**flow/design.v**
```verilog
module gain_block( 
	input signed [11:0] ip_data, 
	input ip_clock, 
	input ip_reset, 
	output [11:0] op_data
); 
	parameter signed [11:0] gain = 12'd1024;
	reg signed [11:0] reg_ip_data; 
	always@(posedge ip_clock or negedge ip_reset) begin 
		if(ip_reset == 1'd0) begin 
			reg_ip_data <= 12'd0;
		end else begin  
			reg_ip_data <= ip_data; 
		end 
	end 
	reg signed [11:0] reg_gain;
	wire signed [23:0] wire_gain; 
	assign wire_gain = reg_ip_data * gain;
	always@(posedge ip_clock or negedge ip_reset) begin 
		if(ip_reset == 1'd0) begin 
			reg_gain <= 12'd0;
		end else begin 
			reg_gain <= wire_gain[23:12]; 
		end 
	end 
	assign op_data = reg_gain; 
endmodule 
module abs_block( 
	input signed [11:0] ip_data,
	input ip_clock,
	input ip_reset,
	output [11:0] op_data
); 
	reg signed [11:0] reg_op_abs; 
	always@(posedge ip_clock or negedge ip_reset) begin 
		if(ip_reset == 1'd0) begin 
			reg_op_abs <= 12'd0;
		end else begin 
			if(ip_data < 12'sd0) begin 
				reg_op_abs <= -ip_data;
			end else begin 
				reg_op_abs <= ip_data; 
			end 
		end 
	end 
	assign op_data = reg_op_abs;
endmodule 
module power_estimation(
	input signed [11:0] ip_data,
	input ip_clock,
	input ip_reset,
	output [11:0] op_data
); 
	reg signed [11:0] reg_delay; 
	always@(posedge ip_clock or negedge ip_reset) begin 
		if(ip_reset == 1'd0) begin 
			reg_delay <= 12'd0;
		end else begin 
			reg_delay <= ip_data; 
		end 
	end 
	reg signed [11:0] reg_delay_2; 
	always@(posedge ip_clock or negedge ip_reset) begin 
		if(ip_reset == 1'd0) begin 
			reg_delay_2 <= 12'd0;
		end else begin 
			reg_delay_2 <= reg_delay; 
		end 
	end 
	reg signed [11:0] reg_delay_3; 
	always@(posedge ip_clock or negedge ip_reset) begin 
		if(ip_reset == 1'd0) begin 
			reg_delay_3 <= 12'd0;
		end else begin 
			reg_delay_3 <= reg_delay_2; 
		end 
	end
	reg signed [11:0] reg_delay_4; 
	always@(posedge ip_clock or negedge ip_reset) begin 
		if(ip_reset == 1'd0) begin 
			reg_delay_4 <= 12'd0;
		end else begin 
			reg_delay_4 <= reg_delay_3; 
		end 
	end
	reg signed [11:0] reg_delay_5; 
	always@(posedge ip_clock or negedge ip_reset) begin 
		if(ip_reset == 1'd0) begin 
			reg_delay_5 <= 12'd0;
		end else begin 
			reg_delay_5 <= reg_delay_4; 
		end 
	end
	reg signed [11:0] reg_delay_6; 
	always@(posedge ip_clock or negedge ip_reset) begin 
		if(ip_reset == 1'd0) begin 
			reg_delay_6 <= 12'd0;
		end else begin 
			reg_delay_6 <= reg_delay_5; 
		end 
	end
	reg signed [11:0] reg_delay_7; 
	always@(posedge ip_clock or negedge ip_reset) begin 
		if(ip_reset == 1'd0) begin 
			reg_delay_7 <= 12'd0;
		end else begin 
			reg_delay_7 <= reg_delay_6; 
		end 
	end
	reg signed [11:0] reg_delay_8; 
	always@(posedge ip_clock or negedge ip_reset) begin 
		if(ip_reset == 1'd0) begin 
			reg_delay_8 <= 12'd0;
		end else begin 
			reg_delay_8 <= reg_delay_7; 
		end 
	end
	reg signed [11:0] reg_delay_9; 
	always@(posedge ip_clock or negedge ip_reset) begin 
		if(ip_reset == 1'd0) begin 
			reg_delay_9 <= 12'd0;
		end else begin 
			reg_delay_9 <= reg_delay_8; 
		end 
	end 
	reg signed [11:0] reg_delay_10; 
	always@(posedge ip_clock or negedge ip_reset) begin 
		if(ip_reset == 1'd0) begin 
			reg_delay_10 <= 12'd0;
		end else begin 
			reg_delay_10 <= reg_delay_9; 
		end 
	end
	reg signed [11:0] reg_delay_11; 
	always@(posedge ip_clock or negedge ip_reset) begin 
		if(ip_reset == 1'd0) begin 
			reg_delay_11 <= 12'd0;
		end else begin 
			reg_delay_11 <= reg_delay_10; 
		end 
	end
	reg signed [11:0] reg_delay_12; 
	always@(posedge ip_clock or negedge ip_reset) begin 
		if(ip_reset == 1'd0) begin 
			reg_delay_12 <= 12'd0;
		end else begin 
			reg_delay_12 <= reg_delay_11; 
		end 
	end
	reg signed [11:0] reg_delay_13; 
	always@(posedge ip_clock or negedge ip_reset) begin 
		if(ip_reset == 1'd0) begin 
			reg_delay_13 <= 12'd0;
		end else begin 
			reg_delay_13 <= reg_delay_12; 
		end 
	end
	reg signed [11:0] reg_delay_14; 
	always@(posedge ip_clock or negedge ip_reset) begin 
		if(ip_reset == 1'd0) begin 
			reg_delay_14 <= 12'd0;
		end else begin 
			reg_delay_14 <= reg_delay_13; 
		end 
	end
	reg signed [11:0] reg_delay_15; 
	always@(posedge ip_clock or negedge ip_reset) begin 
		if(ip_reset == 1'd0) begin 
			reg_delay_15 <= 12'd0;
		end else begin 
			reg_delay_15 <= reg_delay_14; 
		end 
	end
	reg signed [11:0] reg_delay_16; 
	always@(posedge ip_clock or negedge ip_reset) begin 
		if(ip_reset == 1'd0) begin 
			reg_delay_16 <= 12'd0;
		end else begin 
			reg_delay_16 <= reg_delay_15; 
		end 
	end 
	reg signed [11:0] reg_delay_17; 
	always@(posedge ip_clock or negedge ip_reset) begin 
		if(ip_reset == 1'd0) begin 
			reg_delay_17 <= 12'd0;
		end else begin 
			reg_delay_17 <= reg_delay_16; 
		end 
	end 
	reg signed [11:0] reg_delay_18; 
	always@(posedge ip_clock or negedge ip_reset) begin 
		if(ip_reset == 1'd0) begin 
			reg_delay_18 <= 12'd0;
		end else begin 
			reg_delay_18 <= reg_delay_17; 
		end 
	end
	reg signed [11:0] reg_delay_19; 
	always@(posedge ip_clock or negedge ip_reset) begin 
		if(ip_reset == 1'd0) begin 
			reg_delay_19 <= 12'd0;
		end else begin 
			reg_delay_19 <= reg_delay_18; 
		end 
	end 
	reg signed [11:0] reg_delay_20; 
	always@(posedge ip_clock or negedge ip_reset) begin 
		if(ip_reset == 1'd0) begin 
			reg_delay_20 <= 12'd0;
		end else begin 
			reg_delay_20 <= reg_delay_19; 
		end 
	end 
	reg signed [11:0] reg_delay_21; 
	always@(posedge ip_clock or negedge ip_reset) begin 
		if(ip_reset == 1'd0) begin 
			reg_delay_21 <= 12'd0;
		end else begin 
			reg_delay_21 <= reg_delay_20; 
		end 
	end
	reg signed [11:0] reg_delay_22; 
	always@(posedge ip_clock or negedge ip_reset) begin 
		if(ip_reset == 1'd0) begin 
			reg_delay_22 <= 12'd0;
		end else begin 
			reg_delay_22 <= reg_delay_21; 
		end 
	end
	reg signed [11:0] reg_delay_23; 
	always@(posedge ip_clock or negedge ip_reset) begin 
		if(ip_reset == 1'd0) begin 
			reg_delay_23 <= 12'd0;
		end else begin 
			reg_delay_23 <= reg_delay_22; 
		end 
	end
	reg signed [11:0] reg_delay_24; 
	always@(posedge ip_clock or negedge ip_reset) begin 
		if(ip_reset == 1'd0) begin 
			reg_delay_24 <= 12'd0;
		end else begin 
			reg_delay_24 <= reg_delay_23; 
		end 
	end
	reg signed [11:0] reg_delay_25; 
	always@(posedge ip_clock or negedge ip_reset) begin 
		if(ip_reset == 1'd0) begin 
			reg_delay_25 <= 12'd0;
		end else begin 
			reg_delay_25 <= reg_delay_24; 
		end 
	end 
	reg signed [11:0] reg_delay_26; 
	always@(posedge ip_clock or negedge ip_reset) begin 
		if(ip_reset == 1'd0) begin 
			reg_delay_26 <= 12'd0;
		end else begin 
			reg_delay_26 <= reg_delay_25; 
		end 
	end 
	reg signed [11:0] reg_delay_27; 
	always@(posedge ip_clock or negedge ip_reset) begin 
		if(ip_reset == 1'd0) begin 
			reg_delay_27 <= 12'd0;
		end else begin 
			reg_delay_27 <= reg_delay_26; 
		end 
	end
	reg signed [11:0] reg_delay_28; 
	always@(posedge ip_clock or negedge ip_reset) begin 
		if(ip_reset == 1'd0) begin 
			reg_delay_28 <= 12'd0;
		end else begin 
			reg_delay_28 <= reg_delay_27; 
		end 
	end 
	reg signed [11:0] reg_delay_29; 
	always@(posedge ip_clock or negedge ip_reset) begin 
		if(ip_reset == 1'd0) begin 
			reg_delay_29 <= 12'd0;
		end else begin 
			reg_delay_29 <= reg_delay_28; 
		end 
	end 
	reg signed [11:0] reg_delay_30; 
	always@(posedge ip_clock or negedge ip_reset) begin 
		if(ip_reset == 1'd0) begin 
			reg_delay_30 <= 12'd0;
		end else begin 
			reg_delay_30 <= reg_delay_29; 
		end 
	end 
	reg signed [11:0] reg_delay_31; 
	always@(posedge ip_clock or negedge ip_reset) begin 
		if(ip_reset == 1'd0) begin 
			reg_delay_31 <= 12'd0;
		end else begin 
			reg_delay_31 <= reg_delay_30; 
		end 
	end 
	reg signed [11:0] reg_sum; 
	wire signed [15:0] wire_sum; 
	assign wire_sum = (ip_data + reg_delay + reg_delay_2 + reg_delay_3 + reg_delay_4 + reg_delay_5 + reg_delay_6 + reg_delay_7 + reg_delay_8 + reg_delay_9 + reg_delay_10
						 + reg_delay_11 + reg_delay_12 + reg_delay_13 + reg_delay_14 + reg_delay_15 + reg_delay_16 + reg_delay_17 + reg_delay_18 + reg_delay_19 + reg_delay_20 
						 + reg_delay_21 + reg_delay_22 + reg_delay_23 + reg_delay_24 + reg_delay_25 + reg_delay_26 + reg_delay_27 + reg_delay_28 + reg_delay_29 + reg_delay_30 + reg_delay_31);
	always@(posedge ip_clock or negedge ip_reset) begin 
		if(ip_reset == 1'd0) begin 
			reg_sum <= 12'd0;
		end else begin 
			reg_sum <= wire_sum[15:4]; 
		end 
	end 
	assign op_data = reg_sum;
endmodule 
module gain_error( 
	input signed [11:0] ip_data, 
	input ip_clock, 
	input ip_reset, 
	output [11:0] op_data
); 
	parameter signed [11:0] reference = 12'd2048; 
	wire signed [11:0] wire_error;  
	reg signed [11:0] reg_error;
	assign wire_error = reference - ip_data;
	always@(posedge ip_clock or negedge ip_reset) begin 
		if(ip_reset == 1'd0) begin 
			reg_error <= 12'd0;
		end else begin 
			reg_error <= wire_error;
		end 
	end 
	assign op_data = reg_error; 
endmodule 
module accumulator( 
	input signed [11:0] ip_data, 
	input ip_clock, 
	input ip_reset, 
	output [11:0] op_data
);  
	reg signed [15:0] reg_sum; 
	reg [4:0] reg_counter;
	always@(posedge ip_clock or negedge ip_reset) begin 
		if(ip_reset == 1'd0) begin 
			reg_sum <= 16'd0; 
			reg_counter <= 5'd0;
		end else begin 
			if(reg_counter == 5'd31) begin 
				reg_sum <= reg_sum;
			end else begin 
				reg_sum <= reg_sum + ip_data; 
			end 
			reg_counter <= reg_counter + 4'd1;
		end 
	end 
	assign op_data = reg_sum[15:4]; 
endmodule 
module product_block(
	input signed [11:0] ip_data, 
	input signed [11:0] ip_data_2,
	input ip_clock, 
	input ip_reset,
	output [11:0] op_data
); 
	reg signed [11:0] reg_product; 
	wire signed [23:0] wire_product; 
	assign wire_product = ip_data * ip_data_2;
	always@(posedge ip_clock or negedge ip_reset) begin 
		if(ip_reset == 1'd0) begin 
			reg_product <= 12'd0;
		end else begin 
			reg_product <= wire_product[23:12]; 
		end 
	end
	assign op_data = reg_product;
endmodule 
module agc_ref_correction(
	input signed [11:0] ip_data, 
	input ip_clock,
	input ip_reset, 
	output [11:0] op_data
); 
	wire signed [11:0] get_op_gain; 
	gain_block gain_block_inst( 
		.ip_data(ip_data), 
		.ip_clock(ip_clock), 
		.ip_reset(ip_reset), 
		.op_data(get_op_gain)
	); 
	wire signed [11:0] get_op_abs; 
	abs_block abs_block_inst(
		.ip_data(get_op_gain), 
		.ip_clock(ip_clock), 
		.ip_reset(ip_reset), 
		.op_data(get_op_abs)
	); 
	wire signed [11:0] get_op_power_est; 
	power_estimation power_estimation_inst( 
		.ip_data(get_op_abs), 
		.ip_clock(ip_clock), 
		.ip_reset(ip_reset), 
		.op_data(get_op_power_est)
	); 
	wire signed [11:0] get_op_gain_error; 
	gain_error gain_error_inst( 
		.ip_data(get_op_power_est), 
		.ip_clock(ip_clock), 
		.ip_reset(ip_reset), 
		.op_data(get_op_gain_error)
	);
	wire signed [11:0] get_op_acc;  
	accumulator accumulator_inst(
		.ip_data(get_op_gain_error), 
		.ip_clock(ip_clock), 
		.ip_reset(ip_reset), 
		.op_data(get_op_acc)
	);
	wire signed [11:0] get_op_product; 
	product_block product_block_inst( 
		.ip_data(ip_data), 
		.ip_data_2(get_op_acc),
		.ip_clock(ip_clock), 
		.ip_reset(ip_reset), 
		.op_data(get_op_product)
	); 
	assign op_data = get_op_product;
endmodule 
```
**flow/run.sh**
```bash
#!/bin/bash
# the make line also repeats each setting of config.mk as NAME=value (left out here)
make -C /OpenROAD-flow-scripts/flow DESIGN_CONFIG=/design/flow/config.mk WORK_HOME=/design/flow/orfs CLKGATE_MAP_FILE= finish
```
**flow/config.mk**
```make
export PLATFORM = sky130hd
export DESIGN_NAME = agc_ref_correction
export DESIGN_NICKNAME = agc_ref_correction
export VERILOG_FILES = /design/flow/design.v
export SDC_FILE = /design/flow/constraint.sdc
export NUM_CORES = 4
export LEC_CHECK = 0
export ABC_AREA = 0
export CAP_MARGIN = 35
export CELL_PAD_IN_SITES_GLOBAL_PLACEMENT = 0
export CORE_MARGIN = 2
export CORE_UTILIZATION = 26
export MIN_ROUTING_LAYER = met1
export PLACE_DENSITY_LB_ADDON = 0.07
export SETUP_SLACK_MARGIN = 1.2
export SLEW_MARGIN = 20
```
**flow/constraint.sdc**
```tcl
create_clock -name core_clock -period 5.63 [get_ports {ip_clock}]
set_input_delay 1.1260 -clock core_clock [delete_from_list [all_inputs] [get_ports {ip_clock}]]
set_output_delay 1.1260 -clock core_clock [all_outputs]
set_load 0.01 [all_outputs]
```
==> impl_metrics.xml, run 1 <==
<?xml version="1.0" encoding="UTF-8"?>
<metrics>
  <group name="synth">
    <metric name="synth.cellmix.compoundShare" unit="%">2.48</metric>
    <metric name="logic_family" unit="">adder cells</metric>
    <metric name="synth.cellmix.adderShare" unit="%">40.3</metric>
    <metric name="synthTopCellsByArea" unit="">sky130_fd_sc_hd__dfrtp_1, sky130_fd_sc_hd__fa_1, sky130_fd_sc_hd__inv_1</metric>
    <metric name="synth_top_cell_by_area" unit="">sky130_fd_sc_hd__dfrtp_1</metric>
    <metric name="yosys_cells" unit="">2200</metric>
    <metric name="ys_area" unit="sq um">28200</metric>
    <metric name="synthMuxAreaShare" unit="%">0.151</metric>
    <metric name="ys_sh_xor" unit="%">2.36</metric>
    <metric name="synth-edff-count" unit="">0</metric>
    <metric name="post_synth_inst_count" unit="">2200</metric>
    <metric name="synthesis.yosys.warnings" unit="">6</metric>
    <metric name="synth.top_cell.area_share" unit="%">40.9</metric>
    <metric name="synth_top_flop_cell" unit="">sky130_fd_sc_hd__dfrtp_1</metric>
    <metric name="synth_seq_share" unit="%">40.9</metric>
    <metric name="most_common_cell" unit="">sky130_fd_sc_hd__inv_1</metric>
    <metric name="simple_gate_area_share" unit="%">5.16</metric>
    <metric name="syn_area" unit="sq um">28200</metric>
    <metric name="synthDistinctLibCells" unit="">58</metric>
    <metric name="ys_seq_elements" unit="">461</metric>
    <metric name="netlist_top_cells_count" unit="">sky130_fd_sc_hd__inv_1, sky130_fd_sc_hd__fa_1, sky130_fd_sc_hd__dfrtp_1</metric>
    <metric name="share_of_async_settable_or_async_resettable_flops_after_synthesis" unit="%">100</metric>
    <metric name="synth_area_per_cell" unit="sq um">12.8</metric>
  </group>
  <group name="final_timing">
    <metric name="relSlewSlack" unit="%">48.5</metric>
    <metric name="maxSlewViolCount" unit="">0</metric>
    <metric name="actual_slew_at_the_worst_max_slew_pin" unit="ns">0.772</metric>
    <metric name="post-route-period-util" unit="%">129</metric>
    <metric name="max_freq" unit="MHz">138</metric>
    <metric name="timing.final.hold_violations" unit="">0</metric>
    <metric name="min_period" unit="ns">7.24</metric>
    <metric name="timing.final.setup_violations" unit="">12</metric>
    <metric name="fin_skew" unit="ns">0.0229</metric>
    <metric name="rsz0062_at_grt" unit="">true</metric>
    <metric name="post-route-worst-setup-slack" unit="ns">-1.61</metric>
  </group>
  <group name="floorplan">
    <metric name="initCoreUtil" unit="%">26.3</metric>
    <metric name="rows" unit="">120</metric>
    <metric name="dieWidth" unit="microns">333</metric>
    <metric name="top_level_ports" unit="">26</metric>
    <metric name="core-area" unit="sq um">107000</metric>
    <metric name="die_area" unit="sq um">111000</metric>
    <metric name="die_height" unit="microns">333</metric>
  </group>
  <group name="clocking">
    <metric name="insertion_delay" unit="ns">0.66</metric>
    <metric name="clock_sink_count" unit="">461</metric>
    <metric name="cts-htree-levels" unit="">2</metric>
    <metric name="tritoncts.num_buffers" unit="">59</metric>
    <metric name="root_buffer" unit="">sky130_fd_sc_hd__clkbuf_16</metric>
    <metric name="clock_tree_from_tritoncts" unit="">yes</metric>
    <metric name="cts.path.max_buffers" unit="">3</metric>
    <metric name="clk_pin_slew_worst_paths" unit="ns">0.06</metric>
  </group>
  <group name="global_route">
    <metric name="overflow" unit="">0</metric>
    <metric name="grt_pass1_vias" unit="">18400</metric>
    <metric name="initial_antenna_violation_count" unit="">0</metric>
    <metric name="grt_max_degree" unit="">128</metric>
    <metric name="grt.total_usage" unit="%">11.3</metric>
    <metric name="first_pass_grt_wire_length" unit="microns">100000</metric>
  </group>
  <group name="routing">
    <metric name="drcViolationCount" unit="">0</metric>
    <metric name="firstDrtPassIters" unit="">6</metric>
    <metric name="vias" unit="">15100</metric>
    <metric name="initial_drc_count" unit="">451</metric>
    <metric name="finalWirelength" unit="microns">57100</metric>
    <metric name="antenna_cells" unit="">0</metric>
    <metric name="ant_nets" unit="">0</metric>
    <metric name="routed_via_density" unit="">3.82</metric>
    <metric name="routed_wire_length_per_instance" unit="microns">14.4</metric>
  </group>
  <group name="critical_path">
    <metric name="worst_setup_path_endpoint" unit="">power_estimation_inst.reg_sum[11]$_DFF_PN0_</metric>
    <metric name="launching_instance_or_port_of_the_critical_path" unit="">abs_block_inst.reg_op_abs[0]$_DFF_PN0_</metric>
    <metric name="worst-r2r-setup-slack" unit="ns">-1.61</metric>
    <metric name="timing.critical_path.buf_inv" unit="">4</metric>
    <metric name="endpoint_kind" unit="">register</metric>
    <metric name="cp_num_cells" unit="">30</metric>
    <metric name="regToRegStartpoint" unit="">abs_block_inst.reg_op_abs[0]$_DFF_PN0_</metric>
    <metric name="path_delay_family" unit="">adder cells</metric>
    <metric name="max_stage_delay" unit="ns">0.52</metric>
    <metric name="worst-endpoint-required" unit="ns">6.22</metric>
    <metric name="timing.reg2reg.worst_path_depth" unit="">30</metric>
    <metric name="path_max_fanout" unit="">3</metric>
    <metric name="critPathArrivalTime" unit="ns">7.82</metric>
    <metric name="timing.rr.end" unit="">power_estimation_inst.reg_sum[11]$_DFF_PN0_</metric>
    <metric name="worstSetupPathType" unit="">reg2reg</metric>
    <metric name="critPathMostFrequentCell" unit="">sky130_fd_sc_hd__fa_1</metric>
    <metric name="crit_path_top_delay_cell" unit="">sky130_fd_sc_hd__fa_1</metric>
    <metric name="worstSetupStartpointType" unit="">register</metric>
  </group>
  <group name="cells_and_area">
    <metric name="areaGrowthSynthToFinish" unit="%">23.1</metric>
    <metric name="finish.net_count" unit="">3134</metric>
    <metric name="fillers" unit="">10800</metric>
    <metric name="final_util" unit="%">32.4</metric>
  </group>
  <group name="placement">
    <metric name="place.detailed.hpwl" unit="microns">45000</metric>
    <metric name="dp_worst_setup_slack" unit="ns">-1.95</metric>
    <metric name="placement.io_buffers" unit="">25</metric>
    <metric name="gpl_wtd_cong" unit="">0.731</metric>
  </group>
  <group name="worst_hold_path">
    <metric name="whs_path_depth" unit="">0</metric>
    <metric name="min_delay_worst_endpoint" unit="">gain_block_inst.reg_gain[0]$_DFF_PN0_</metric>
    <metric name="hold_path_class" unit="">reg2reg</metric>
    <metric name="hold_path.startpoint" unit="">gain_block_inst.reg_ip_data[2]$_DFF_PN0_</metric>
  </group>
  <group name="outcome">
    <metric name="failed_checks" unit="">setup timing</metric>
    <metric name="status" unit="">complete, but fails checks</metric>
  </group>
  <group name="run">
    <metric name="warnings" unit="">31</metric>
    <metric name="maxCapViolCount" unit="">0</metric>
  </group>
</metrics>
==> per-stage QoR <==
step           hold slack (ns)  setup TNS (ns)  cells  instance area (sq um)
6_report                 0.346          -16.09   3961                  34800
5_1_grt                  0.359          -19.98   3961                  34800
4_1_cts                  0.348          -17.78   3953                  34500
3_5_place_dp             0.335          -27.23   3834                  32000
3_3_place_gp             0.337          -27.28   3834                  32000
2_1_floorplan            0.331          -10.57   2201                  28500
==> layout make-up <==
class | instances | area, sq um | share of cell area (%)
Clock buffer | 80 | 1670 | 4.79
Timing Repair Buffer | 279 | 2250 | 6.48
Clock inverter | 27 | 340 | 0.979
Inverter | 624 | 2340 | 6.74
Multi-Input combinational cell | 1087 | 14900 | 42.8
Tap cell | 1403 | 1760 | 5.05
Sequential cell | 461 | 11500 | 33.2
==> per-layer routing <==
layer / vias to the layer above / share of wire [%] / GRT usage, % / routed length [microns]
li1: 6991 / - / - / -
met1: 7946 / 46 / 15.5 / 26200
met2: 113 / 49 / 18.6 / 27900
met3: 72 / 2.8 / 1.76 / 1620
met4: 0 / 2.2 / 3.15 / 1270
met5: - / 0 / 0 / 0
==> timing repair <==
item / 4_1_cts / 5_1_grt
pin swaps: 59 / 32
buffers inserted: 12 / 8
endpoints found under the setup margin: 24 / 24
hold buffers: 0 / 0
hold endpoints to repair: 0 / 0
gates resized: 127 / 47
==> run 2, diff against run 1 <==
- ABC_AREA: 0 -> unset
- CAP_MARGIN: 35 -> 20
- CELL_PAD_IN_SITES_GLOBAL_PLACEMENT: 0 -> unset
- CORE_UTILIZATION: 26 -> 40
- MIN_ROUTING_LAYER: met1 -> unset
- PLACE_DENSITY: unset -> 0.6
- PLACE_DENSITY_LB_ADDON: 0.07 -> unset
- SETUP_SLACK_MARGIN: 1.2 -> -0.37
- clock period: 5.63 -> 7.98 ns (I/O delays scaled with it)
==> run 2 against run 1 <==
Against the previous run:
- the run now finishes clean
- global-route usage grew 3.9 points
- synthesized area unchanged
- routed wire length is 13% lower
==> impl_metrics.xml, run 2 <==
<?xml version="1.0" encoding="UTF-8"?>
<metrics>
  <group name="synth">
    <metric name="synthesis.yosys.warnings" unit="">6</metric>
    <metric name="ys_area" unit="sq um">28200</metric>
    <metric name="synthTopCellsByArea" unit="">sky130_fd_sc_hd__dfrtp_1, sky130_fd_sc_hd__fa_1, sky130_fd_sc_hd__inv_1</metric>
    <metric name="synth.top_cell.area_share" unit="%">40.9</metric>
    <metric name="post_synth_inst_count" unit="">2200</metric>
    <metric name="synth_top_flop_cell" unit="">sky130_fd_sc_hd__dfrtp_1</metric>
    <metric name="ys_sh_xor" unit="%">2.36</metric>
    <metric name="synth_area_per_cell" unit="sq um">12.8</metric>
    <metric name="synth.cellmix.adderShare" unit="%">40.3</metric>
    <metric name="synth-edff-count" unit="">0</metric>
    <metric name="synth.cellmix.compoundShare" unit="%">2.48</metric>
    <metric name="ys_seq_elements" unit="">461</metric>
    <metric name="syn_area" unit="sq um">28200</metric>
    <metric name="share_of_async_settable_or_async_resettable_flops_after_synthesis" unit="%">100</metric>
    <metric name="simple_gate_area_share" unit="%">5.16</metric>
    <metric name="yosys_cells" unit="">2200</metric>
    <metric name="synth_top_cell_by_area" unit="">sky130_fd_sc_hd__dfrtp_1</metric>
    <metric name="synthMuxAreaShare" unit="%">0.151</metric>
    <metric name="most_common_cell" unit="">sky130_fd_sc_hd__inv_1</metric>
    <metric name="synth_seq_share" unit="%">40.9</metric>
    <metric name="netlist_top_cells_count" unit="">sky130_fd_sc_hd__inv_1, sky130_fd_sc_hd__fa_1, sky130_fd_sc_hd__dfrtp_1</metric>
    <metric name="logic_family" unit="">adder cells</metric>
    <metric name="synthDistinctLibCells" unit="">58</metric>
  </group>
  <group name="clocking">
    <metric name="clock_tree_from_tritoncts" unit="">yes</metric>
    <metric name="cts-htree-levels" unit="">2</metric>
    <metric name="cts.path.max_buffers" unit="">3</metric>
    <metric name="post-cts-setup-buffers" unit="">0</metric>
    <metric name="clk_pin_slew_worst_paths" unit="ns">0.06</metric>
    <metric name="tritoncts.num_buffers" unit="">52</metric>
    <metric name="ctsResizeCount" unit="">0</metric>
    <metric name="insertion_delay" unit="ns">0.60</metric>
    <metric name="post_cts_hold_buffer_count" unit="">0</metric>
    <metric name="root_buffer" unit="">sky130_fd_sc_hd__clkbuf_16</metric>
    <metric name="clock_sink_count" unit="">461</metric>
  </group>
  <group name="global_route">
    <metric name="overflow" unit="">0</metric>
    <metric name="use_met1" unit="%">21.2</metric>
    <metric name="first_pass_grt_wire_length" unit="microns">89700</metric>
    <metric name="grt_pass1_vias" unit="">17500</metric>
    <metric name="grt_max_degree" unit="">153</metric>
    <metric name="top_usage_layer" unit="">met2</metric>
    <metric name="gr-usage-met2" unit="%">25.6</metric>
    <metric name="initial_antenna_violation_count" unit="">0</metric>
    <metric name="grt.total_usage" unit="%">15.2</metric>
    <metric name="grtUsageMet3" unit="%">2.16</metric>
  </group>
  <group name="worst_hold_path">
    <metric name="min_delay_worst_endpoint" unit="">gain_block_inst.reg_gain[0]$_DFF_PN0_</metric>
    <metric name="hold_path_class" unit="">reg2reg</metric>
    <metric name="whs_path_depth" unit="">0</metric>
    <metric name="hold_path.startpoint" unit="">gain_block_inst.reg_ip_data[2]$_DFF_PN0_</metric>
  </group>
  <group name="routing">
    <metric name="initial_drc_count" unit="">688</metric>
    <metric name="finalWirelength" unit="microns">49600</metric>
    <metric name="ant_nets" unit="">0</metric>
    <metric name="drcViolationCount" unit="">0</metric>
    <metric name="vias" unit="">14400</metric>
    <metric name="routed_wire_length_per_instance" unit="microns">15.3</metric>
    <metric name="antenna_cells" unit="">0</metric>
    <metric name="routed_via_density" unit="">4.44</metric>
    <metric name="firstDrtPassIters" unit="">4</metric>
  </group>
  <group name="run">
    <metric name="maxCapViolCount" unit="">0</metric>
    <metric name="warnings" unit="">31</metric>
  </group>
  <group name="critical_path">
    <metric name="worstSetupPathType" unit="">reg2reg</metric>
    <metric name="worst_setup_path_endpoint" unit="">power_estimation_inst.reg_sum[11]$_DFF_PN0_</metric>
    <metric name="path_delay_family" unit="">adder cells</metric>
    <metric name="cp_num_cells" unit="">30</metric>
    <metric name="worstSetupStartpointType" unit="">register</metric>
    <metric name="timing.rr.end" unit="">power_estimation_inst.reg_sum[11]$_DFF_PN0_</metric>
    <metric name="timing.critical_path.buf_inv" unit="">3</metric>
    <metric name="worst-r2r-setup-slack" unit="ns">0.45</metric>
    <metric name="worst-endpoint-required" unit="ns">8.45</metric>
    <metric name="launching_instance_or_port_of_the_critical_path" unit="">abs_block_inst.reg_op_abs[0]$_DFF_PN0_</metric>
    <metric name="critPathArrivalTime" unit="ns">8.00</metric>
    <metric name="path_max_fanout" unit="">3</metric>
    <metric name="endpoint_kind" unit="">register</metric>
    <metric name="max_stage_delay" unit="ns">0.52</metric>
    <metric name="timing.reg2reg.worst_path_depth" unit="">30</metric>
    <metric name="regToRegStartpoint" unit="">abs_block_inst.reg_op_abs[0]$_DFF_PN0_</metric>
    <metric name="crit_path_top_delay_cell" unit="">sky130_fd_sc_hd__fa_1</metric>
    <metric name="critPathMostFrequentCell" unit="">sky130_fd_sc_hd__fa_1</metric>
  </group>
  <group name="floorplan">
    <metric name="core-area" unit="sq um">69900</metric>
    <metric name="rows" unit="">97</metric>
    <metric name="initCoreUtil" unit="%">40.4</metric>
    <metric name="top_level_ports" unit="">26</metric>
    <metric name="die_height" unit="microns">270</metric>
    <metric name="dieWidth" unit="microns">270</metric>
    <metric name="die_area" unit="sq um">72700</metric>
  </group>
  <group name="cells_and_area">
    <metric name="areaGrowthSynthToFinish" unit="%">11.4</metric>
    <metric name="fillers" unit="">6323</metric>
    <metric name="multi_input_comb_area" unit="sq um">14200</metric>
    <metric name="finish.net_count" unit="">2883</metric>
    <metric name="seqCellArea" unit="sq um">11500</metric>
    <metric name="post_layout_nonfiller_instances" unit="">3241</metric>
  </group>
  <group name="final_timing">
    <metric name="rsz0062_at_grt" unit="">false</metric>
    <metric name="max_freq" unit="MHz">133</metric>
    <metric name="fin_skew" unit="ns">0.0205</metric>
    <metric name="setup_tns" unit="ns">0</metric>
    <metric name="min_period" unit="ns">7.53</metric>
    <metric name="timing.final.setup_violations" unit="">0</metric>
    <metric name="timing.final.hold_violations" unit="">0</metric>
    <metric name="maxSlewViolCount" unit="">0</metric>
    <metric name="actual_slew_at_the_worst_max_slew_pin" unit="ns">0.873</metric>
    <metric name="relSlewSlack" unit="%">41.8</metric>
    <metric name="post-route-period-util" unit="%">94.4</metric>
  </group>
  <group name="outcome">
    <metric name="status" unit="">timing/DRC/antenna clean</metric>
  </group>
  <group name="placement">
    <metric name="numPlacedInstances" unit="">3146</metric>
    <metric name="placement.io_buffers" unit="">25</metric>
    <metric name="gpl_wtd_cong" unit="">0.808</metric>
    <metric name="place.detailed.hpwl" unit="microns">38200</metric>
  </group>
</metrics>
run 2: layout make-up:
| class | count | area share, % |
|---|---|---|
| Timing Repair Buffer | 35 | 1.19 |
| Inverter | 624 | 7.45 |
| Clock buffer | 73 | 4.87 |
| Multi-Input combinational cell | 1087 | 45.3 |
| Tap cell | 940 | 3.74 |
| Clock inverter | 21 | 0.796 |
| Sequential cell | 461 | 36.7 |
run 2: per-layer routing:
layer	share of wire (%)	wire (microns)
met1	44	22000
met2	51	25100
met3	3.1	1520
met4	2.0	970
met5	0	0
run 2: stage by stage:
| step | utilization, % | hold WS, ns | worst slack, ns | cell area (sq um) |
|---|---|---|---|---|
| after floorplan | - | 0.331 | 0.992 | 28200 |
| after global placement | 42.4 | 0.334 | 0.505 | 29600 |
| after detailed placement | 42.4 | 0.336 | 0.436 | 29600 |
| after CTS | 45.0 | 0.348 | 0.402 | 31400 |
| after global routing | 45.0 | 0.359 | 0.00286 | 31500 |
| final | 45.0 | 0.345 | 0.447 | 31500 |
==> run 3, diff against run 2 <==
- CORE_UTILIZATION: 40 -> 72
- PLACE_DENSITY: 0.6 -> unset
- PLACE_DENSITY_LB_ADDON: unset -> 0.01
- SETUP_SLACK_MARGIN: -0.37 -> unset
- clock period: 7.98 -> 6.96 ns (I/O delays scaled with it)
==> run 3 against run 2 <==
Against the previous run:
- the layout now fails its checks (setup timing)
- register-to-register slack worse by 1.0 ns
- via count is 3.9% higher
- die size is 44% lower
- routed wire length is 4.8% higher
- count of clock-buffer cells in the layout is 5 lower
- sequential cell count stayed put
- worst setup slack worse by 1.0 ns
- core utilization is 37 points higher
- synthesized area stayed put
==> impl_metrics.xml, run 3 <==
<?xml version="1.0" encoding="UTF-8"?>
<metrics>
  <group name="outcome">
    <metric name="status" unit="">complete, but fails checks</metric>
    <metric name="failed_checks" unit="">setup timing</metric>
  </group>
  <group name="global_route">
    <metric name="grt_pass1_vias" unit="">17800</metric>
    <metric name="first_pass_grt_wire_length" unit="microns">90300</metric>
    <metric name="grt_max_degree" unit="">185</metric>
    <metric name="grt.total_usage" unit="%">28.7</metric>
    <metric name="initial_antenna_violation_count" unit="">1</metric>
    <metric name="overflow" unit="">0</metric>
  </group>
  <group name="worst_hold_path">
    <metric name="min_delay_worst_endpoint" unit="">gain_block_inst.reg_gain[9]$_DFF_PN0_</metric>
    <metric name="whs_path_depth" unit="">0</metric>
    <metric name="hold_path_class" unit="">reg2reg</metric>
    <metric name="hold_path.startpoint" unit="">gain_block_inst.reg_ip_data[11]$_DFF_PN0_</metric>
  </group>
  <group name="critical_path">
    <metric name="launching_instance_or_port_of_the_critical_path" unit="">power_estimation_inst.reg_delay[1]$_DFF_PN0_</metric>
    <metric name="worst-r2r-setup-slack" unit="ns">-0.57</metric>
    <metric name="path_delay_family" unit="">adder cells</metric>
    <metric name="worstSetupPathType" unit="">reg2reg</metric>
    <metric name="timing.reg2reg.worst_path_depth" unit="">27</metric>
    <metric name="timing.rr.end" unit="">power_estimation_inst.reg_sum[10]$_DFF_PN0_</metric>
    <metric name="regToRegStartpoint" unit="">power_estimation_inst.reg_delay[1]$_DFF_PN0_</metric>
    <metric name="cp_num_cells" unit="">27</metric>
    <metric name="critPathArrivalTime" unit="ns">7.99</metric>
    <metric name="path_max_fanout" unit="">3</metric>
    <metric name="worst-endpoint-required" unit="ns">7.42</metric>
    <metric name="crit_path_top_delay_cell" unit="">sky130_fd_sc_hd__fa_1</metric>
    <metric name="max_stage_delay" unit="ns">0.58</metric>
    <metric name="worstSetupStartpointType" unit="">register</metric>
    <metric name="endpoint_kind" unit="">register</metric>
    <metric name="worst_setup_path_endpoint" unit="">power_estimation_inst.reg_sum[10]$_DFF_PN0_</metric>
    <metric name="timing.critical_path.buf_inv" unit="">3</metric>
    <metric name="critPathMostFrequentCell" unit="">sky130_fd_sc_hd__fa_1</metric>
  </group>
  <group name="synth">
    <metric name="synthesis.yosys.warnings" unit="">6</metric>
    <metric name="yosys_cells" unit="">2200</metric>
    <metric name="syn_area" unit="sq um">28200</metric>
    <metric name="share_of_async_settable_or_async_resettable_flops_after_synthesis" unit="%">100</metric>
    <metric name="ys_sh_xor" unit="%">2.36</metric>
    <metric name="synthMuxAreaShare" unit="%">0.151</metric>
    <metric name="simple_gate_area_share" unit="%">5.16</metric>
    <metric name="synth_seq_share" unit="%">40.9</metric>
    <metric name="synth_top_flop_cell" unit="">sky130_fd_sc_hd__dfrtp_1</metric>
    <metric name="synth.cellmix.compoundShare" unit="%">2.48</metric>
    <metric name="synth.cellmix.adderShare" unit="%">40.3</metric>
    <metric name="synth.top_cell.area_share" unit="%">40.9</metric>
    <metric name="synthDistinctLibCells" unit="">58</metric>
    <metric name="ys_seq_elements" unit="">461</metric>
    <metric name="ys_area" unit="sq um">28200</metric>
    <metric name="logic_family" unit="">adder cells</metric>
    <metric name="synth_area_per_cell" unit="sq um">12.8</metric>
    <metric name="synthTopCellsByArea" unit="">sky130_fd_sc_hd__dfrtp_1, sky130_fd_sc_hd__fa_1, sky130_fd_sc_hd__inv_1</metric>
    <metric name="most_common_cell" unit="">sky130_fd_sc_hd__inv_1</metric>
    <metric name="netlist_top_cells_count" unit="">sky130_fd_sc_hd__inv_1, sky130_fd_sc_hd__fa_1, sky130_fd_sc_hd__dfrtp_1</metric>
    <metric name="synth_top_cell_by_area" unit="">sky130_fd_sc_hd__dfrtp_1</metric>
    <metric name="synth-edff-count" unit="">0</metric>
    <metric name="post_synth_inst_count" unit="">2200</metric>
  </group>
  <group name="floorplan">
    <metric name="die_area" unit="sq um">40800</metric>
    <metric name="core-area" unit="sq um">38600</metric>
    <metric name="dieWidth" unit="microns">202</metric>
    <metric name="initCoreUtil" unit="%">73.0</metric>
    <metric name="top_level_ports" unit="">26</metric>
    <metric name="rows" unit="">72</metric>
    <metric name="die_height" unit="microns">202</metric>
  </group>
  <group name="final_timing">
    <metric name="maxSlewViolCount" unit="">0</metric>
    <metric name="timing.final.setup_violations" unit="">8</metric>
    <metric name="post-route-worst-setup-slack" unit="ns">-0.568</metric>
    <metric name="post-route-period-util" unit="%">108</metric>
    <metric name="setup_tns" unit="ns">-3.06</metric>
    <metric name="finalHoldWorstSlack" unit="ns">0.343</metric>
    <metric name="relSlewSlack" unit="%">50.4</metric>
    <metric name="rsz0062_at_grt" unit="">true</metric>
    <metric name="fin_skew" unit="ns">0.0135</metric>
    <metric name="max_freq" unit="MHz">133</metric>
    <metric name="actual_slew_at_the_worst_max_slew_pin" unit="ns">0.744</metric>
    <metric name="min_period" unit="ns">7.53</metric>
    <metric name="timing.final.hold_violations" unit="">0</metric>
  </group>
  <group name="clocking">
    <metric name="tritoncts.num_buffers" unit="">48</metric>
    <metric name="post_cts_hold_buffer_count" unit="">0</metric>
    <metric name="insertion_delay" unit="ns">0.59</metric>
    <metric name="cts.path.max_buffers" unit="">3</metric>
    <metric name="clk_pin_slew_worst_paths" unit="ns">0.06</metric>
    <metric name="cts-htree-levels" unit="">2</metric>
    <metric name="clock_tree_from_tritoncts" unit="">yes</metric>
    <metric name="root_buffer" unit="">sky130_fd_sc_hd__clkbuf_16</metric>
    <metric name="clock_sink_count" unit="">461</metric>
  </group>
  <group name="placement">
    <metric name="gpl_wtd_cong" unit="">0.824</metric>
    <metric name="dp_worst_setup_slack" unit="ns">-0.472</metric>
    <metric name="place.detailed.hpwl" unit="microns">37200</metric>
    <metric name="placement.io_buffers" unit="">25</metric>
    <metric name="postPlaceCellArea" unit="sq um">29500</metric>
  </group>
  <group name="cells_and_area">
    <metric name="final_area" unit="sq um">31600</metric>
    <metric name="finish.net_count" unit="">2944</metric>
    <metric name="fillers" unit="">2039</metric>
    <metric name="multi_input_comb_area" unit="sq um">14500</metric>
    <metric name="areaGrowthSynthToFinish" unit="%">12.1</metric>
    <metric name="seqCellArea" unit="sq um">11500</metric>
  </group>
  <group name="routing">
    <metric name="drcViolationCount" unit="">0</metric>
    <metric name="vias" unit="">15000</metric>
    <metric name="initial_drc_count" unit="">771</metric>
    <metric name="routed_wire_length_per_instance" unit="microns">18.1</metric>
    <metric name="ant_nets" unit="">0</metric>
    <metric name="firstDrtPassIters" unit="">6</metric>
    <metric name="finalWirelength" unit="microns">52000</metric>
    <metric name="antenna_cells" unit="">0</metric>
    <metric name="routed_via_density" unit="">5.20</metric>
  </group>
  <group name="run">
    <metric name="maxCapViolCount" unit="">0</metric>
    <metric name="warnings" unit="">34</metric>
  </group>
</metrics>
## run 3: routing by layer
| layer | track usage [%] | wire, microns | up-vias |
|---|---|---|---|
| met5 | 0 | 13 | - |
| met4 | 8.67 | 1580 | 2 |
| met3 | 3.77 | 1750 | 127 |
| met2 | 50.2 | 27900 | 274 |
| met1 | 38.4 | 20700 | 7929 |
| li1 | - | - | 6628 |
## run 3: repair_timing
action                                  4_1_cts  5_1_grt
gates cloned                                  0        0
resized                                      26       40
buffers inserted                              7        4
pin swaps                                    13        9
endpoints found under the setup margin        9       11
## run 3: layout make-up
cell class                      count  share of cell area [%]
Multi-Input combinational cell   1087                    45.9
Sequential cell                   461                    36.5
Inverter                          624                    7.40
Clock buffer                       68                    4.42
Timing Repair Buffer              100                    2.85
Tap cell                          518                    2.05
Clock inverter                     21                   0.977
## run 3: stage by stage
stage | util (%) | std cells
2_1_floorplan | - | 2201
3_3_place_gp | 76.4 | 2777
3_5_place_dp | 76.4 | 2777
4_1_cts | 81.2 | 2873
5_1_grt | 81.9 | 2879
6_report | 81.9 | 2879
==> run 4, diff against run 3 <==
- ABC_AREA: unset -> 1
- CAP_MARGIN: 20 -> 40
- CTS_CLUSTER_DIAMETER: unset -> 66
- CTS_CLUSTER_SIZE: unset -> 14
- PLACE_DENSITY_LB_ADDON: 0.01 -> 0.08
- SETUP_SLACK_MARGIN: unset -> 1.78
- clock period: 6.96 -> 6.0 ns (I/O delays scaled with it)
==> run 4 against run 3 <==
Against the previous run:
- still fails the layout checks on setup timing
- sequential share of layout area fell by 2.3 points
- core utilization rose by 2.8 points
- routed wire length rose by 18%
- non-clock buffer count rose by 67
- register-to-register slack got worse by 0.14 ns
- die size rose by 3.5%
- critical endpoint is now power_estimation_inst.reg_sum[6]$_DFF_PN0_
- largest cell class unchanged
==> impl_metrics.xml, run 4 <==
<?xml version="1.0" encoding="UTF-8"?>
<metrics>
  <group name="outcome">
    <metric name="status" unit="">complete, but fails checks</metric>
    <metric name="failed_checks" unit="">setup timing</metric>
  </group>
  <group name="clocking">
    <metric name="post_cts_hold_buffer_count" unit="">0</metric>
    <metric name="tritoncts.num_buffers" unit="">41</metric>
    <metric name="cts-htree-levels" unit="">2</metric>
    <metric name="root_buffer" unit="">sky130_fd_sc_hd__clkbuf_16</metric>
    <metric name="clock_tree_from_tritoncts" unit="">yes</metric>
    <metric name="insertion_delay" unit="ns">0.57</metric>
    <metric name="clk_pin_slew_worst_paths" unit="ns">0.06</metric>
    <metric name="cts.path.max_buffers" unit="">3</metric>
    <metric name="clock_sink_count" unit="">461</metric>
  </group>
  <group name="routing">
    <metric name="finalWirelength" unit="microns">61500</metric>
    <metric name="antenna_cells" unit="">0</metric>
    <metric name="routed_via_density" unit="">5.32</metric>
    <metric name="ant_nets" unit="">0</metric>
    <metric name="initial_drc_count" unit="">1124</metric>
    <metric name="routed_wire_length_per_instance" unit="microns">18.7</metric>
    <metric name="drcViolationCount" unit="">0</metric>
    <metric name="vias" unit="">17500</metric>
    <metric name="firstDrtPassIters" unit="">5</metric>
  </group>
  <group name="final_timing">
    <metric name="finalHoldWorstSlack" unit="ns">0.348</metric>
    <metric name="actual_slew_at_the_worst_max_slew_pin" unit="ns">0.762</metric>
    <metric name="maxSlewViolCount" unit="">0</metric>
    <metric name="timing.final.hold_violations" unit="">0</metric>
    <metric name="setup_tns" unit="ns">-7.11</metric>
    <metric name="post-route-period-util" unit="%">112</metric>
    <metric name="rsz0062_at_grt" unit="">true</metric>
    <metric name="post-route-worst-setup-slack" unit="ns">-0.711</metric>
    <metric name="relSlewSlack" unit="%">49.2</metric>
    <metric name="timing.final.setup_violations" unit="">12</metric>
    <metric name="max_freq" unit="MHz">149</metric>
    <metric name="min_period" unit="ns">6.71</metric>
    <metric name="fin_skew" unit="ns">0.0192</metric>
  </group>
  <group name="critical_path">
    <metric name="path_max_fanout" unit="">4</metric>
    <metric name="cp_num_cells" unit="">25</metric>
    <metric name="worst-endpoint-required" unit="ns">6.48</metric>
    <metric name="max_stage_delay" unit="ns">0.54</metric>
    <metric name="critPathMostFrequentCell" unit="">sky130_fd_sc_hd__fa_1</metric>
    <metric name="timing.rr.end" unit="">power_estimation_inst.reg_sum[6]$_DFF_PN0_</metric>
    <metric name="endpoint_kind" unit="">register</metric>
    <metric name="timing.critical_path.buf_inv" unit="">4</metric>
    <metric name="regToRegStartpoint" unit="">abs_block_inst.reg_op_abs[3]$_DFF_PN0_</metric>
    <metric name="timing.reg2reg.worst_path_depth" unit="">25</metric>
    <metric name="launching_instance_or_port_of_the_critical_path" unit="">abs_block_inst.reg_op_abs[3]$_DFF_PN0_</metric>
    <metric name="path_delay_family" unit="">adder cells</metric>
    <metric name="worstSetupStartpointType" unit="">register</metric>
    <metric name="critPathArrivalTime" unit="ns">7.19</metric>
    <metric name="worst_setup_path_endpoint" unit="">power_estimation_inst.reg_sum[6]$_DFF_PN0_</metric>
    <metric name="crit_path_top_delay_cell" unit="">sky130_fd_sc_hd__fa_1</metric>
    <metric name="worst-r2r-setup-slack" unit="ns">-0.71</metric>
    <metric name="worstSetupPathType" unit="">reg2reg</metric>
  </group>
  <group name="synth">
    <metric name="ys_area" unit="sq um">29200</metric>
    <metric name="most_common_cell" unit="">sky130_fd_sc_hd__inv_1</metric>
    <metric name="synth_top_cell_by_area" unit="">sky130_fd_sc_hd__dfrtp_1</metric>
    <metric name="synthTopCellsByArea" unit="">sky130_fd_sc_hd__dfrtp_1, sky130_fd_sc_hd__fa_1, sky130_fd_sc_hd__inv_1</metric>
    <metric name="yosys_cells" unit="">2565</metric>
    <metric name="netlist_top_cells_count" unit="">sky130_fd_sc_hd__inv_1, sky130_fd_sc_hd__fa_1, sky130_fd_sc_hd__dfrtp_1</metric>
    <metric name="synthDistinctLibCells" unit="">40</metric>
    <metric name="synth_top_flop_cell" unit="">sky130_fd_sc_hd__dfrtp_1</metric>
    <metric name="synth.cellmix.compoundShare" unit="%">2.00</metric>
    <metric name="logic_family" unit="">adder cells</metric>
    <metric name="synth-edff-count" unit="">0</metric>
    <metric name="simple_gate_area_share" unit="%">7.82</metric>
    <metric name="synthesis.yosys.warnings" unit="">6</metric>
    <metric name="synth.top_cell.area_share" unit="%">39.5</metric>
    <metric name="synth.cellmix.adderShare" unit="%">38.9</metric>
    <metric name="syn_area" unit="sq um">29200</metric>
    <metric name="post_synth_inst_count" unit="">2565</metric>
    <metric name="synth_area_per_cell" unit="sq um">11.4</metric>
    <metric name="share_of_async_settable_or_async_resettable_flops_after_synthesis" unit="%">100</metric>
    <metric name="synthMuxAreaShare" unit="%">0</metric>
    <metric name="synth_seq_share" unit="%">39.5</metric>
    <metric name="ys_seq_elements" unit="">461</metric>
    <metric name="ys_sh_xor" unit="%">1.80</metric>
  </group>
  <group name="worst_hold_path">
    <metric name="hold_path.startpoint" unit="">gain_block_inst.reg_ip_data[8]$_DFF_PN0_</metric>
    <metric name="whs_path_depth" unit="">0</metric>
    <metric name="min_delay_worst_endpoint" unit="">gain_block_inst.reg_gain[6]$_DFF_PN0_</metric>
    <metric name="hold_path_class" unit="">reg2reg</metric>
  </group>
  <group name="floorplan">
    <metric name="top_level_ports" unit="">26</metric>
    <metric name="dieWidth" unit="microns">206</metric>
    <metric name="die_area" unit="sq um">42200</metric>
    <metric name="die_height" unit="microns">206</metric>
    <metric name="core-area" unit="sq um">39900</metric>
    <metric name="initCoreUtil" unit="%">73.3</metric>
    <metric name="rows" unit="">73</metric>
  </group>
  <group name="placement">
    <metric name="place.detailed.hpwl" unit="microns">44400</metric>
    <metric name="gpl_wtd_cong" unit="">0.878</metric>
    <metric name="placement.io_buffers" unit="">25</metric>
  </group>
  <group name="cells_and_area">
    <metric name="areaGrowthSynthToFinish" unit="%">15.6</metric>
    <metric name="finish.net_count" unit="">3369</metric>
  </group>
  <group name="run">
    <metric name="maxCapViolCount" unit="">0</metric>
    <metric name="warnings" unit="">32</metric>
  </group>
  <group name="global_route">
    <metric name="grt_max_degree" unit="">131</metric>
    <metric name="grt_pass1_vias" unit="">20300</metric>
    <metric name="initial_antenna_violation_count" unit="">0</metric>
    <metric name="first_pass_grt_wire_length" unit="microns">103000</metric>
    <metric name="grt.total_usage" unit="%">32.1</metric>
    <metric name="overflow" unit="">0</metric>
  </group>
</metrics>
==> run 4: cell type report <==
type / count / area, sq um
fillers: 1946 / 6100
clock buffers: 46 / 1090
inverters: 753 / 2840
well taps: 525 / 657
repair buffers: 167 / 1650
clock inverters: 7 / 61.3
flip-flops and latches: 461 / 11500
multi-input cells: 1323 / 16000
==> run 4: metal layers <==
layer  global-route usage [%]  vias up  part of all wire [%]
met2                     55.9      464                    53
met5                        0        -                     0
met3                     4.96      189                   4.3
li1                         -     7684                     -
met4                     11.4        0                   3.8
met1                     41.5     9130                    39
==> run 4: metrics by stage <==
stage	worst slack, ns	instance area (sq um)	util [%]	std cells
2_1_floorplan	-0.188	29800	-	2566
3_3_place_gp	-0.534	31300	78.4	3182
3_5_place_dp	-0.692	31300	78.4	3182
4_1_cts	-0.607	33300	83.5	3266
5_1_grt	-0.927	33800	84.7	3282
6_report	-0.711	33800	84.7	3282
==> run 4: repair_timing <==
action | CTS | global route
buffers inserted | 26 | 15
cloned | 5 | 0
resized | 220 | 96
pin swaps | 112 | 95
endpoints found under the setup margin | 24 | 24
==> run 5, diff against run 4 <==
- ABC_AREA: 1 -> unset
- CAP_MARGIN: 40 -> 20
- CTS_CLUSTER_DIAMETER: 66 -> unset
- PLACE_DENSITY: unset -> 0.66
- PLACE_DENSITY_LB_ADDON: 0.08 -> unset
- SETUP_SLACK_MARGIN: 1.78 -> unset
- clock period: 6.0 -> 8.05 ns (I/O delays scaled with it)
==> run 5 against run 4 <==
Against the previous run:
- the run now finishes clean
- synthesized cell count decreased by 14%
- die size decreased by 3.4%
- cell count is 14% lower
- final area is 9.4% lower
- core utilization fell by 5.4 points
==> impl_metrics.xml, run 5 <==
<?xml version="1.0" encoding="UTF-8"?>
<metrics>
  <group name="clocking">
    <metric name="clock_tree_from_tritoncts" unit="">yes</metric>
    <metric name="root_buffer" unit="">sky130_fd_sc_hd__clkbuf_16</metric>
    <metric name="tritoncts.num_buffers" unit="">49</metric>
    <metric name="cts.path.max_buffers" unit="">3</metric>
    <metric name="insertion_delay" unit="ns">0.57</metric>
    <metric name="clock_sink_count" unit="">461</metric>
    <metric name="clk_pin_slew_worst_paths" unit="ns">0.06</metric>
    <metric name="post-cts-setup-buffers" unit="">0</metric>
    <metric name="cts-htree-levels" unit="">2</metric>
    <metric name="ctsResizeCount" unit="">0</metric>
    <metric name="post_cts_hold_buffer_count" unit="">0</metric>
  </group>
  <group name="final_timing">
    <metric name="max_freq" unit="MHz">131</metric>
    <metric name="relSlewSlack" unit="%">41.5</metric>
    <metric name="setup_tns" unit="ns">0</metric>
    <metric name="fin_skew" unit="ns">0.0135</metric>
    <metric name="timing.final.hold_violations" unit="">0</metric>
    <metric name="rsz0062_at_grt" unit="">false</metric>
    <metric name="post-route-worst-setup-slack" unit="ns">0.424</metric>
    <metric name="min_period" unit="ns">7.63</metric>
    <metric name="maxSlewViolCount" unit="">0</metric>
    <metric name="timing.final.setup_violations" unit="">0</metric>
    <metric name="actual_slew_at_the_worst_max_slew_pin" unit="ns">0.877</metric>
    <metric name="post-route-period-util" unit="%">94.7</metric>
  </group>
  <group name="critical_path">
    <metric name="critPathMostFrequentCell" unit="">sky130_fd_sc_hd__fa_1</metric>
    <metric name="max_stage_delay" unit="ns">0.52</metric>
    <metric name="worstSetupStartpointType" unit="">register</metric>
    <metric name="cp_num_cells" unit="">30</metric>
    <metric name="launching_instance_or_port_of_the_critical_path" unit="">abs_block_inst.reg_op_abs[0]$_DFF_PN0_</metric>
    <metric name="timing.critical_path.buf_inv" unit="">3</metric>
    <metric name="path_delay_family" unit="">adder cells</metric>
    <metric name="critPathArrivalTime" unit="ns">8.07</metric>
    <metric name="path_max_fanout" unit="">3</metric>
    <metric name="worst-endpoint-required" unit="ns">8.49</metric>
    <metric name="endpoint_kind" unit="">register</metric>
    <metric name="worst_setup_path_endpoint" unit="">power_estimation_inst.reg_sum[11]$_DFF_PN0_</metric>
    <metric name="timing.rr.end" unit="">power_estimation_inst.reg_sum[11]$_DFF_PN0_</metric>
    <metric name="timing.reg2reg.worst_path_depth" unit="">30</metric>
    <metric name="regToRegStartpoint" unit="">abs_block_inst.reg_op_abs[0]$_DFF_PN0_</metric>
    <metric name="worstSetupPathType" unit="">reg2reg</metric>
    <metric name="crit_path_top_delay_cell" unit="">sky130_fd_sc_hd__fa_1</metric>
    <metric name="worst-r2r-setup-slack" unit="ns">0.42</metric>
  </group>
  <group name="synth">
    <metric name="synthMuxAreaShare" unit="%">0.151</metric>
    <metric name="synth.cellmix.compoundShare" unit="%">2.48</metric>
    <metric name="ys_seq_elements" unit="">461</metric>
    <metric name="ys_sh_xor" unit="%">2.36</metric>
    <metric name="simple_gate_area_share" unit="%">5.16</metric>
    <metric name="share_of_async_settable_or_async_resettable_flops_after_synthesis" unit="%">100</metric>
    <metric name="synthTopCellsByArea" unit="">sky130_fd_sc_hd__dfrtp_1, sky130_fd_sc_hd__fa_1, sky130_fd_sc_hd__inv_1</metric>
    <metric name="synth_seq_share" unit="%">40.9</metric>
    <metric name="synth.top_cell.area_share" unit="%">40.9</metric>
    <metric name="yosys_cells" unit="">2200</metric>
    <metric name="logic_family" unit="">adder cells</metric>
    <metric name="synth_top_cell_by_area" unit="">sky130_fd_sc_hd__dfrtp_1</metric>
    <metric name="synth-edff-count" unit="">0</metric>
    <metric name="netlist_top_cells_count" unit="">sky130_fd_sc_hd__inv_1, sky130_fd_sc_hd__fa_1, sky130_fd_sc_hd__dfrtp_1</metric>
    <metric name="synthesis.yosys.warnings" unit="">6</metric>
    <metric name="post_synth_inst_count" unit="">2200</metric>
    <metric name="most_common_cell" unit="">sky130_fd_sc_hd__inv_1</metric>
    <metric name="synth_top_flop_cell" unit="">sky130_fd_sc_hd__dfrtp_1</metric>
    <metric name="synthDistinctLibCells" unit="">58</metric>
    <metric name="syn_area" unit="sq um">28200</metric>
    <metric name="synth_area_per_cell" unit="sq um">12.8</metric>
    <metric name="synth.cellmix.adderShare" unit="%">40.3</metric>
    <metric name="ys_area" unit="sq um">28200</metric>
  </group>
  <group name="floorplan">
    <metric name="initCoreUtil" unit="%">73.0</metric>
    <metric name="rows" unit="">72</metric>
    <metric name="top_level_ports" unit="">26</metric>
    <metric name="die_area" unit="sq um">40800</metric>
    <metric name="die_height" unit="microns">202</metric>
    <metric name="dieWidth" unit="microns">202</metric>
    <metric name="core-area" unit="sq um">38600</metric>
  </group>
  <group name="routing">
    <metric name="ant_nets" unit="">0</metric>
    <metric name="routed_via_density" unit="">5.21</metric>
    <metric name="finalWirelength" unit="microns">49600</metric>
    <metric name="antenna_cells" unit="">0</metric>
    <metric name="firstDrtPassIters" unit="">7</metric>
    <metric name="routed_wire_length_per_instance" unit="microns">17.7</metric>
    <metric name="drcViolationCount" unit="">0</metric>
    <metric name="vias" unit="">14600</metric>
    <metric name="initial_drc_count" unit="">732</metric>
  </group>
  <group name="placement">
    <metric name="placement.io_buffers" unit="">25</metric>
    <metric name="postPlaceCellArea" unit="sq um">29100</metric>
    <metric name="dp_worst_setup_slack" unit="ns">0.503</metric>
    <metric name="place.detailed.hpwl" unit="microns">36700</metric>
    <metric name="gpl_wtd_cong" unit="">0.795</metric>
  </group>
  <group name="global_route">
    <metric name="first_pass_grt_wire_length" unit="microns">88400</metric>
    <metric name="overflow" unit="">0</metric>
    <metric name="grt_max_degree" unit="">157</metric>
    <metric name="grt_pass1_vias" unit="">17500</metric>
    <metric name="grt.total_usage" unit="%">27.9</metric>
    <metric name="initial_antenna_violation_count" unit="">0</metric>
  </group>
  <group name="cells_and_area">
    <metric name="finish.net_count" unit="">2876</metric>
    <metric name="areaGrowthSynthToFinish" unit="%">8.57</metric>
    <metric name="final_area" unit="sq um">30600</metric>
  </group>
  <group name="worst_hold_path">
    <metric name="whs_path_depth" unit="">0</metric>
    <metric name="min_delay_worst_endpoint" unit="">gain_block_inst.reg_gain[5]$_DFF_PN0_</metric>
    <metric name="hold_path_class" unit="">reg2reg</metric>
    <metric name="hold_path.startpoint" unit="">gain_block_inst.reg_ip_data[7]$_DFF_PN0_</metric>
  </group>
  <group name="run">
    <metric name="warnings" unit="">32</metric>
    <metric name="maxCapViolCount" unit="">0</metric>
  </group>
  <group name="outcome">
    <metric name="status" unit="">timing/DRC/antenna clean</metric>
  </group>
</metrics>
-- run 5: through the flow --
step / hold WS [ns] / util [%] / cells
floorplan: 0.331 / - / 2201
global placement: 0.334 / 75.3 / 2721
detailed placement: 0.336 / 75.3 / 2721
CTS: 0.350 / 79.3 / 2807
global route: 0.354 / 79.3 / 2807
finish: 0.348 / 79.3 / 2807
-- run 5: final cells by class --
class                   instances  area, sq um
flip-flops and latches        461        11500
clock inverters                14          148
fillers                      2210         8000
well taps                     518          648
repair buffers                 31          325
inverters                     624         2340
clock buffers                  72         1400
multi-input cells            1087        14200
-- run 5: per-layer routing --
metal | vias to the layer above | track usage [%] | routed length, microns
met2 | 244 | 47.9 | 26000
met5 | - | 0 | 0
met3 | 112 | 3.76 | 1760
li1 | 6471 | - | -
met1 | 7784 | 38.2 | 20400
met4 | 0 | 8.69 | 1480
